// fifo
module fifo #(
    parameter DATA_WIDTH = 16,
    parameter DEPTH = 64, 
    parameter ALMOST_FULL_THRESH = 56,
    parameter ALMOST_EMPTY_THRESH = 8
)(
    input                   clk,
    input                   rst_n,        
    input                   wr_en,
    input  [DATA_WIDTH-1:0] wr_data,
    input                   rd_en,
    output reg [DATA_WIDTH-1:0] rd_data,
    output                  full,
    output                  empty,
    output                  almost_full,
    output                  almost_empty,
    output                  overflow_err,
    output                  underflow_err,
    output [DATA_WIDTH-1:0] fifo_count
);
    function integer clog2;
        input integer value;
        integer i;
        begin
            clog2 = 0;
            for (i = value-1; i > 0; i = i >> 1)
                clog2 = clog2 + 1;
        end
    endfunction
    localparam ADDR_WIDTH = clog2(DEPTH);
    reg [DATA_WIDTH-1:0] mem [0:DEPTH-1];
    reg [ADDR_WIDTH-1:0] write_pointer;    
    reg [ADDR_WIDTH-1:0] read_pointer;     
    reg [clog2(DEPTH+1)-1:0] count;        
    reg overflow_flag, underflow_flag;
    assign full         = (count == DEPTH);
  ...
For scale: ~1100 flip-flops, about 58 I/O pins, roughly 41000 µm² of cells after synthesis.
Settings: LEC_CHECK=0, ABC_AREA=0, CAP_MARGIN=20, CELL_PAD_IN_SITES_DETAIL_PLACEMENT=0, CELL_PAD_IN_SITES_GLOBAL_PLACEMENT=1, CORE_MARGIN=8, CORE_UTILIZATION=57, CTS_CLUSTER_DIAMETER=126, GPL_ROUTABILITY_DRIVEN=0, PLACE_DENSITY_LB_ADDON=0.14, SETUP_SLACK_MARGIN=0.39, SLEW_MARGIN=20, TNS_END_PERCENT=95; clock period 2.28 ns.
run.sh (not shown) runs the stock make flow with config.mk's settings and CLKGATE_MAP_FILE=.
The starting point finished but fails on negative setup slack.
Edit:
==> flow/config.mk (replaced) <==
export PLATFORM = sky130hd
export DESIGN_NAME = fifo
export DESIGN_NICKNAME = fifo
export VERILOG_FILES = /design/flow/design.v
export SDC_FILE = /design/flow/constraint.sdc
export NUM_CORES = 4
export LEC_CHECK = 0
export CAP_MARGIN = 20
export CORE_MARGIN = 2
export CORE_UTILIZATION = 40
export PLACE_DENSITY = 0.6
export SLEW_MARGIN = 20
==> flow/constraint.sdc (replaced) <==
create_clock -name core_clock -period 3.12 [get_ports {clk}]
set_input_delay 0.6240 -clock core_clock [delete_from_list [all_inputs] [get_ports {clk}]]
set_output_delay 0.6240 -clock core_clock [all_outputs]
set_load 0.01 [all_outputs]
=>
- The new run completed without violations
- via count came out lower by 4.6%
- non-clock buffer count came out lower by 168
- die size came out higher by 30%
- wire length came out lower by 2.9%
- first-iteration DRC count came out lower by 1.6%
- utilization came out lower by 25 points
- design area came out lower by 6.4%
Edit:
--- a/flow/config.mk
+++ b/flow/config.mk
@@ -7,0 +8 @@
+export ABC_AREA = 1
@@ -10,2 +11,4 @@
-export CORE_UTILIZATION = 40
-export PLACE_DENSITY = 0.6
+export CORE_UTILIZATION = 72
+export CTS_CLUSTER_SIZE = 74
+export PLACE_DENSITY = 0.42
+export SETUP_SLACK_MARGIN = -0.12
==> flow/constraint.sdc (replaced) <==
create_clock -name core_clock -period 1.73 [get_ports {clk}]
set_input_delay 0.3460 -clock core_clock [delete_from_list [all_inputs] [get_ports {clk}]]
set_output_delay 0.3460 -clock core_clock [all_outputs]
set_load 0.01 [all_outputs]
Outcome: The new run completed and failed the layout checks on negative setup slack. Final cell count grows by well over a third. Setup slack loses 0.71 ns. Power went up by well over a third.
Edit:
--- a/flow/config.mk
+++ b/flow/config.mk
@@ -8 +7,0 @@
-export ABC_AREA = 1
@@ -12,3 +11,2 @@
-export CTS_CLUSTER_SIZE = 74
-export PLACE_DENSITY = 0.42
-export SETUP_SLACK_MARGIN = -0.12
+export CTS_CLUSTER_DIAMETER = 388
+export PLACE_DENSITY = 0.6
==> flow/constraint.sdc (replaced) <==
create_clock -name core_clock -period 2.65 [get_ports {clk}]
set_input_delay 0.5300 -clock core_clock [delete_from_list [all_inputs] [get_ports {clk}]]
set_output_delay 0.5300 -clock core_clock [all_outputs]
set_load 0.01 [all_outputs]
After rerunning: The new run finished with negative setup slack left. Power goes down by about 50%. Routed wire length goes down by about 22%. Global-route usage goes down by 4.6 points. Final area goes down by about 13%.
Edit:
--- a/flow/config.mk
+++ b/flow/config.mk
@@ -7,0 +8 @@
+export ABC_AREA = 1
@@ -11,2 +12,3 @@
-export CTS_CLUSTER_DIAMETER = 388
-export PLACE_DENSITY = 0.6
+export CTS_CLUSTER_SIZE = 71
+export PLACE_DENSITY_LB_ADDON = 0.0
+export SETUP_SLACK_MARGIN = 0.51
==> flow/constraint.sdc (replaced) <==
create_clock -name core_clock -period 1.73 [get_ports {clk}]
set_input_delay 0.3460 -clock core_clock [delete_from_list [all_inputs] [get_ports {clk}]]
set_output_delay 0.3460 -clock core_clock [all_outputs]
set_load 0.01 [all_outputs]
After rerunning: The changed run finished but fails on negative setup slack; setup slack degrades by 0.53 ns; cell count climbs by 73%; cell area grows by 15%; wire length grows by 25%; maximum frequency rose by 16%.
Edit:
--- a/flow/config.mk
+++ b/flow/config.mk
@@ -9,0 +10,3 @@
+export CELL_PAD_IN_SITES_DETAIL_PLACEMENT = 0
+export CELL_PAD_IN_SITES_GLOBAL_PLACEMENT = 0
+export CORE_ASPECT_RATIO = 1.06
@@ -11,4 +14,3 @@
-export CORE_UTILIZATION = 72
-export CTS_CLUSTER_SIZE = 71
-export PLACE_DENSITY_LB_ADDON = 0.0
-export SETUP_SLACK_MARGIN = 0.51
+export CORE_UTILIZATION = 66
+export CTS_CLUSTER_DIAMETER = 27
+export SETUP_SLACK_MARGIN = 0.59
==> flow/constraint.sdc (replaced) <==
create_clock -name core_clock -period 2.28 [get_ports {clk}]
set_input_delay 0.4560 -clock core_clock [delete_from_list [all_inputs] [get_ports {clk}]]
set_output_delay 0.4560 -clock core_clock [all_outputs]
set_load 0.01 [all_outputs]
Effect: The changed run finished but fails on negative setup slack; worst hold slack gets better by 0.052 ns; critical path depth is unchanged; final area came out higher by 8.1%; synthesized cell count stays the same; power came out lower by 7.6%; count of clock-buffer cells in the layout came out higher by 78; clock skew came out higher by 0.010 ns; global-route usage came out lower by 1.9 points; routed wire length came out higher by 11%; non-clock buffer count came out lower by 27.

* * *

build 59:
Starting RTL as in the previous note.
Settings: LEC_CHECK=0, ABC_AREA=0, CAP_MARGIN=20, CELL_PAD_IN_SITES_DETAIL_PLACEMENT=0, CELL_PAD_IN_SITES_GLOBAL_PLACEMENT=1, CORE_MARGIN=7, CORE_UTILIZATION=57, CTS_CLUSTER_DIAMETER=126, GPL_ROUTABILITY_DRIVEN=0, MAX_ROUTING_LAYER=met4, PLACE_DENSITY_LB_ADDON=0.14, SLEW_MARGIN=20, TNS_END_PERCENT=95; clock period 2.28 ns.
From the logs: build 59 reached the end of the flow and failed the layout checks with negative setup slack.
Input changes introduced in build 22 (baseline for comparison: build 59):
- ABC_AREA now 1, was 0
- PLACE_DENSITY now 0.67, previously not set
- SETUP_SLACK_MARGIN now -0.17, previously not set
- CTS_CLUSTER_DIAMETER no longer set, was 126
- MAX_ROUTING_LAYER no longer set, was met4
- CORE_MARGIN now 2, was 7
- GPL_ROUTABILITY_DRIVEN no longer set, was 0
- CELL_PAD_IN_SITES_GLOBAL_PLACEMENT now 0, was 1
- CORE_UTILIZATION now 72, was 57
- TNS_END_PERCENT no longer set, was 95
- PLACE_DENSITY_LB_ADDON no longer set, was 0.14
- the clock period (ns, I/O delays scaled along) now 1.76, was 2.28
Results
Finished, but not clean: build 22, with negative setup slack. Largest stage delay on the critical path: lower on build 59. Diff build 59 -> build 22: final non-filler cell area picked up an extra 4800 sq um; total number of vias increased 12700; internal power of the cells picked up an extra 37%; hold slack lost 0.16 ns.
Input changes introduced in build 2 (baseline for comparison: build 22):
- changing CORE_UTILIZATION from 72 to 66
- removing PLACE_DENSITY (formerly 0.67)
- setting CORE_ASPECT_RATIO to 1.06 for the first time
- changing the clock period (ns, I/O delays scaled along) from 1.76 to 2.28
==> comparison <==
Completing all stages was not enough for build 2: its layout failed the final checks because of negative setup slack.
Build 2 ends up with lower core utilization of the finished layout than build 22 does.
Summary: total vias in the final route, build 2 better than build 22
When build 2 is set beside build 22, its well-tap cell count turns out to be 63 larger.
Build 2 vs build 22 — sequential power share rose 4.2 points.
Build 2 reports a lower number of non-clock buffers than build 22 does.
On DRC violations left, build 2 and build 22 are neck and neck.
Build 2 vs. build 22: internal power lost 16 mW; HPWL reported at the end of detailed placement now sits lower; placed standard-cell area lower; detailed-routed wire length on met3 moved down.
Inputs modified between build 2 and build 37:
- CORE_UTILIZATION now 69, was 66
- CTS_CLUSTER_SIZE now 31, previously not set
- the clock period (ns, I/O delays scaled along) now 1.87, was 2.28
[summary]
Build 37 completed end to end; final checks failed (negative setup slack). Comparing power for build 37 and build 2, the bigger number came from build 37. Compared with build 2, build 37 shows a fraction of power consumed by combinational cells that is 5.7 points higher. Final design area excluding fillers: build 37 vs build 2 up about 5.6%. Sort build 37 and build 2 by via total after detailed routing, descending, and build 37 comes first. Area of the die: build 37 vs build 2 down 3000 sq um. Cmp build 37 and build 2 / clock-buffer cell count / lower: build 37.
For build 16, these inputs were changed with respect to build 37:
- ABC_AREA removed (was 1)
- CORE_UTILIZATION changed from 69 to 40
- CELL_PAD_IN_SITES_GLOBAL_PLACEMENT removed (was 0)
- CELL_PAD_IN_SITES_DETAIL_PLACEMENT removed (was 0)
- PLACE_DENSITY newly set to 0.6
- SETUP_SLACK_MARGIN changed from -0.17 to 0.39
- CTS_CLUSTER_SIZE removed (was 31)
- CORE_ASPECT_RATIO removed (was 1.06)
- the clock period (ns, I/O delays scaled along) changed from 1.87 to 3.12
==> results <==
Build 16 went all the way through synthesis, placement and routing and the layout is clean on timing, DRC and antenna. met1 layer wirelength in the final routing came out lower on build 16 than on build 37. Total non-filler cell area in the finished layout: build 37 and build 16 compared, lower one is build 16. [build 16] fraction of the mapped netlist area in compound gates rose 2.3 points relative to build 37. Changes observed in build 16 relative to build 37: synthesized cell count dropped 2144; number of well-tap cells placed climbed 535; yosys stat chip area dropped 3800 sq um; area overhead of the layout relative to synthesis dropped 4.1 points; mux share of post-synthesis cell area climbed 14 points.
--- input diff build 16..build 80 ---
- a deleted SETUP_SLACK_MARGIN that had been 0.39
- a change of CORE_UTILIZATION from 40 to 70
- an added CTS_CLUSTER_SIZE of 71
- an added ABC_AREA of 1
- a change of the clock period (ns, I/O delays scaled along) from 3.12 to 1.73
==> results <==
- Complete run, failing final checks: build 80, reason negative setup slack.
- The type of the worst setup path comes out register to register in one run and register to primary output in the other, namely in build 80 and build 16 respectively.
- Average vias per placed instance: build 80 vs build 16 up 0.61
- Diff build 16 -> build 80 | number of standard-cell rows in the floorplan | down by more than 10%
- Summary: with build 16 as the reference, DRC violation total after the first TritonRoute iteration in build 80 moved up by more than 100%.
- Build 80 ended up with a higher routability-driven placement congestion ratio than build 16 did.
Power is estimated from default activity; no workload was simulated.
